==> flow/design.v (excerpt) <==
module complex_mean_square (
    input wire i_clk,
    input wire i_arst,
    input wire i_en,
    input wire [2:0] i_log2_samples,
    input wire        i_valid,
    input wire [31:0] i_y,
    input wire [31:0] i_y_hat,
    output reg        o_valid,
    output reg [63:0] o_data
);
Size: about 87 flip-flops, ~0.037 mm² of cells after synthesis.
clock: 13.5 ns
lec_check: 0
cap_margin: 20
cell_pad_in_sites_detail_placement: 1
cell_pad_in_sites_global_placement: 1
core_aspect_ratio: 1.49
core_margin: 2
core_utilization: 40
cts_cluster_diameter: 332
gpl_timing_driven: 0
hold_slack_margin: -0.05
max_routing_layer: met4
slew_margin: 20
tns_end_percent: 95
run.sh (not shown) runs the stock make flow with config.mk's settings and CLKGATE_MAP_FILE=.
The starting point ran to the end with no violations.
Then changed:
==> flow/config.mk (replaced) <==
export PLATFORM = sky130hd
export DESIGN_NAME = complex_mean_square
export DESIGN_NICKNAME = complex_mean_square
export VERILOG_FILES = /design/flow/design.v
export SDC_FILE = /design/flow/constraint.sdc
export NUM_CORES = 4
export LEC_CHECK = 0
export CAP_MARGIN = 40
export CORE_ASPECT_RATIO = 0.5
export CORE_MARGIN = 2
export CORE_UTILIZATION = 63
export CTS_CLUSTER_SIZE = 15
export SLEW_MARGIN = 20
export TNS_END_PERCENT = 25
Result: The new run passed the timing, DRC and antenna checks; design area went down by 2.4%; non-clock buffer count went down by 82; wire length went down by 23%; global-route usage went up by 5.9 points; maximum frequency went up by 1.4%; synthesized cell count is unchanged; hold slack gets better by 0.026 ns; clock skew stays flat; first-iteration DRC count went up by 87%; flip-flop count does not change.
Then changed:
==> flow/config.mk (replaced) <==
export PLATFORM = sky130hd
export DESIGN_NAME = complex_mean_square
export DESIGN_NICKNAME = complex_mean_square
export VERILOG_FILES = /design/flow/design.v
export SDC_FILE = /design/flow/constraint.sdc
export NUM_CORES = 4
export LEC_CHECK = 0
export CAP_MARGIN = 20
export CELL_PAD_IN_SITES_DETAIL_PLACEMENT = 2
export CORE_MARGIN = 9
export CORE_UTILIZATION = 40
export GPL_ROUTABILITY_DRIVEN = 0
export MIN_ROUTING_LAYER = met2
export SLEW_MARGIN = 20
export TNS_END_PERCENT = 25
Effect:
- This time the run died in 5_1_grt on GRT-0232
- area after synthesis is unchanged
- synthesized cell count stays the same
- die size is higher by 71%
Then changed:
==> flow/config.mk (replaced) <==
export PLATFORM = sky130hd
export DESIGN_NAME = complex_mean_square
export DESIGN_NICKNAME = complex_mean_square
export VERILOG_FILES = /design/flow/design.v
export SDC_FILE = /design/flow/constraint.sdc
export NUM_CORES = 4
export LEC_CHECK = 0
export CAP_MARGIN = 20
export CELL_PAD_IN_SITES_DETAIL_PLACEMENT = 1
export CORE_MARGIN = 2
export CORE_UTILIZATION = 40
export GPL_TIMING_DRIVEN = 0
export HOLD_SLACK_MARGIN = -0.05
export SLEW_MARGIN = 20
Outcome:
- This time the run completed without violations
- synthesized area is unchanged
- die area is lower by 8.5%
- synthesized cell count stays the same
Then changed:
--- a/flow/config.mk
+++ b/flow/config.mk
@@ -6,9 +6,15 @@
 export NUM_CORES = 4
 export LEC_CHECK = 0
-export CAP_MARGIN = 20
-export CELL_PAD_IN_SITES_DETAIL_PLACEMENT = 1
+export CAP_MARGIN = 0
+export CELL_PAD_IN_SITES_DETAIL_PLACEMENT = 2
+export CELL_PAD_IN_SITES_GLOBAL_PLACEMENT = 1
+export CORE_ASPECT_RATIO = 1.49
 export CORE_MARGIN = 2
 export CORE_UTILIZATION = 40
+export CTS_CLUSTER_DIAMETER = 77
+export GPL_ROUTABILITY_DRIVEN = 0
 export GPL_TIMING_DRIVEN = 0
-export HOLD_SLACK_MARGIN = -0.05
+export MAX_ROUTING_LAYER = met4
+export SETUP_SLACK_MARGIN = 1.39
 export SLEW_MARGIN = 20
+export TNS_END_PERCENT = 95
=> The new run completed with no timing, DRC or antenna violations. Clock skew drops by 0.0049 ns. Register-to-register slack is better by 0.26 ns. Setup slack is better by 0.83 ns. Design area rose by 7.4%. Non-clock buffer count is higher by 139. Die area stays flat. Area after synthesis does not change. First-iteration DRC count came out lower by 17%. Via count rises by 4.2%. Hold slack gains 0.013 ns.
Then changed:
==> flow/config.mk (replaced) <==
export PLATFORM = sky130hd
export DESIGN_NAME = complex_mean_square
export DESIGN_NICKNAME = complex_mean_square
export VERILOG_FILES = /design/flow/design.v
export SDC_FILE = /design/flow/constraint.sdc
export NUM_CORES = 4
export LEC_CHECK = 0
export CAP_MARGIN = 20
export CELL_PAD_IN_SITES_DETAIL_PLACEMENT = 1
export CELL_PAD_IN_SITES_GLOBAL_PLACEMENT = 1
export CORE_MARGIN = 2
export CORE_UTILIZATION = 40
export GPL_TIMING_DRIVEN = 0
export HOLD_SLACK_MARGIN = -0.05
export MAX_ROUTING_LAYER = met4
export SLEW_MARGIN = 20
export TNS_END_PERCENT = 5
What happened: Die size stays flat. Via count drops by 6.9%. Register-to-register slack degrades by 0.19 ns. Fmax drops by 6.4%. Core utilization drops by 3.7 points. Synthesized cell count is unchanged.

* * *

== run 1 ==
complex_mean_square again, from the RTL that the note above started with.
## complex_mean_square
module complex_mean_square (
    input wire i_clk,
    input wire i_arst,
    input wire i_en,
    input wire [2:0] i_log2_samples,
    input wire        i_valid,
    input wire [31:0] i_y,
    input wire [31:0] i_y_hat,
    output reg        o_valid,
    output reg [63:0] o_data
);
clock: 5.59 ns
lec_check: 0
abc_area: 1
cap_margin: 20
core_margin: 2
core_utilization: 72
cts_cluster_diameter: 192
cts_cluster_size: 99
hold_slack_margin: 0.3
setup_slack_margin: -0.38
slew_margin: 40
What ended run 1 was a tool error in 5_1_grt; the run never finished.
Here is what was changed in the inputs of run 2 compared with run 1.
Settings: a deleted HOLD_SLACK_MARGIN that had been 0.3; a change of SLEW_MARGIN from 40 to 20; a deleted CTS_CLUSTER_DIAMETER that had been 192; a deleted CTS_CLUSTER_SIZE that had been 99; a change of CORE_UTILIZATION from 72 to 57; a deleted SETUP_SLACK_MARGIN that had been -0.38; a deleted ABC_AREA that had been 1; a change of the clock period (ns, I/O delays scaled along) from 5.59 to 5.26.
Notes after the runs:
What the final checks of run 2 revealed, after a flow that finished every stage, was a layout that fails on setup timing. Run 1 never completed, since it errored out during 5_1_grt. Comparing run 2 against run 1, there is no change at all in maximum level of the CTS H-tree. [run 2] effective utilization at floorplan fell 15 points relative to run 1. The simple logic cell fraction of the synthesized area in run 2 was lower than what run 1 gave. Compared to run 1, run 2 has proportion of synthesized chip area in sequential cells 0.19 points higher. | mux contribution to synthesized area | run 2 vs run 1 | 3.6 points higher |.
Inputs modified between run 2 and run 3:
Settings: CORE_UTILIZATION: 57 -> 63; TNS_END_PERCENT: unset -> 25; CTS_CLUSTER_SIZE: unset -> 15; the clock period (ns, I/O delays scaled along): 5.26 -> 13.5.
==> results <==
- Run 3 vs run 2: final-layout setup total negative slack up
- Diff run 2..run 3 | area of the mapped netlist | unchanged
- Of run 3 and run 2, the higher final tally of setup violations belongs to run 2.
- Although it ran to completion, run 2 produced a layout that fails the final checks because of setup timing.
- Run 3 finished end to end and its layout was clean on timing, DRC and antenna.
Input changes introduced in run 4 (baseline for comparison: run 3):
Settings: MIN_ROUTING_LAYER: unset -> met2; MAX_ROUTING_LAYER: unset -> met4; SLEW_MARGIN: 20 -> 40; CORE_ASPECT_RATIO: unset -> 1.27; CORE_UTILIZATION: 63 -> 40; ABC_AREA: unset -> 1; CELL_PAD_IN_SITES_DETAIL_PLACEMENT: unset -> 2; SETUP_SLACK_MARGIN: unset -> 1.52; PLACE_DENSITY_LB_ADDON: unset -> 0.13; CORE_MARGIN: 2 -> 9; GPL_ROUTABILITY_DRIVEN: unset -> 1; CTS_CLUSTER_SIZE: 15 -> unset.
Results
Compared with run 3, run 4 degrades area of the mapped netlist.
On count of library flops with an enable pin, run 4 and run 3 are neck and neck.
The lower share of synthesized cell area in and, or, nand and nor gates of run 4 and run 3 is in run 3.
Delta (run 4 minus run 3): aggregate routed wire length now larger, hold slack now larger, well-tap cell count now larger.
[run 4] setup slack rose 770 ps relative to run 3
## Diff of input files: run 5 against run 4
Settings: GPL_ROUTABILITY_DRIVEN: 1 -> unset; TNS_END_PERCENT: 25 -> 95; CORE_MARGIN: 9 -> 2; PLACE_DENSITY_LB_ADDON: 0.13 -> unset; GPL_TIMING_DRIVEN: unset -> 0; CELL_PAD_IN_SITES_GLOBAL_PLACEMENT: unset -> 1; CTS_CLUSTER_DIAMETER: unset -> 77; SLEW_MARGIN: 40 -> 20; ABC_AREA: 1 -> unset; MIN_ROUTING_LAYER: met2 -> unset; SETUP_SLACK_MARGIN: 1.52 -> 1.39; CORE_ASPECT_RATIO: 1.27 -> 1.49.
[summary]
Between run 5 and run 4, it is run 5 whose post-route met1 wirelength is higher, by 60000 um.
Sort run 4 and run 5 by area of the synthesized netlist per yosys stat desc -> top: run 4
Diff run 4 -> run 5: placement-stage cell area went down, ratio of final minimum period to clock period went up, via count went down.
Looking at origin of the worst setup path, the i_y_hat[1] result is from run 5; the i_y_hat[2] one comes from run 4.
Fraction of area in multi-input gates was higher in the run labelled run 4.
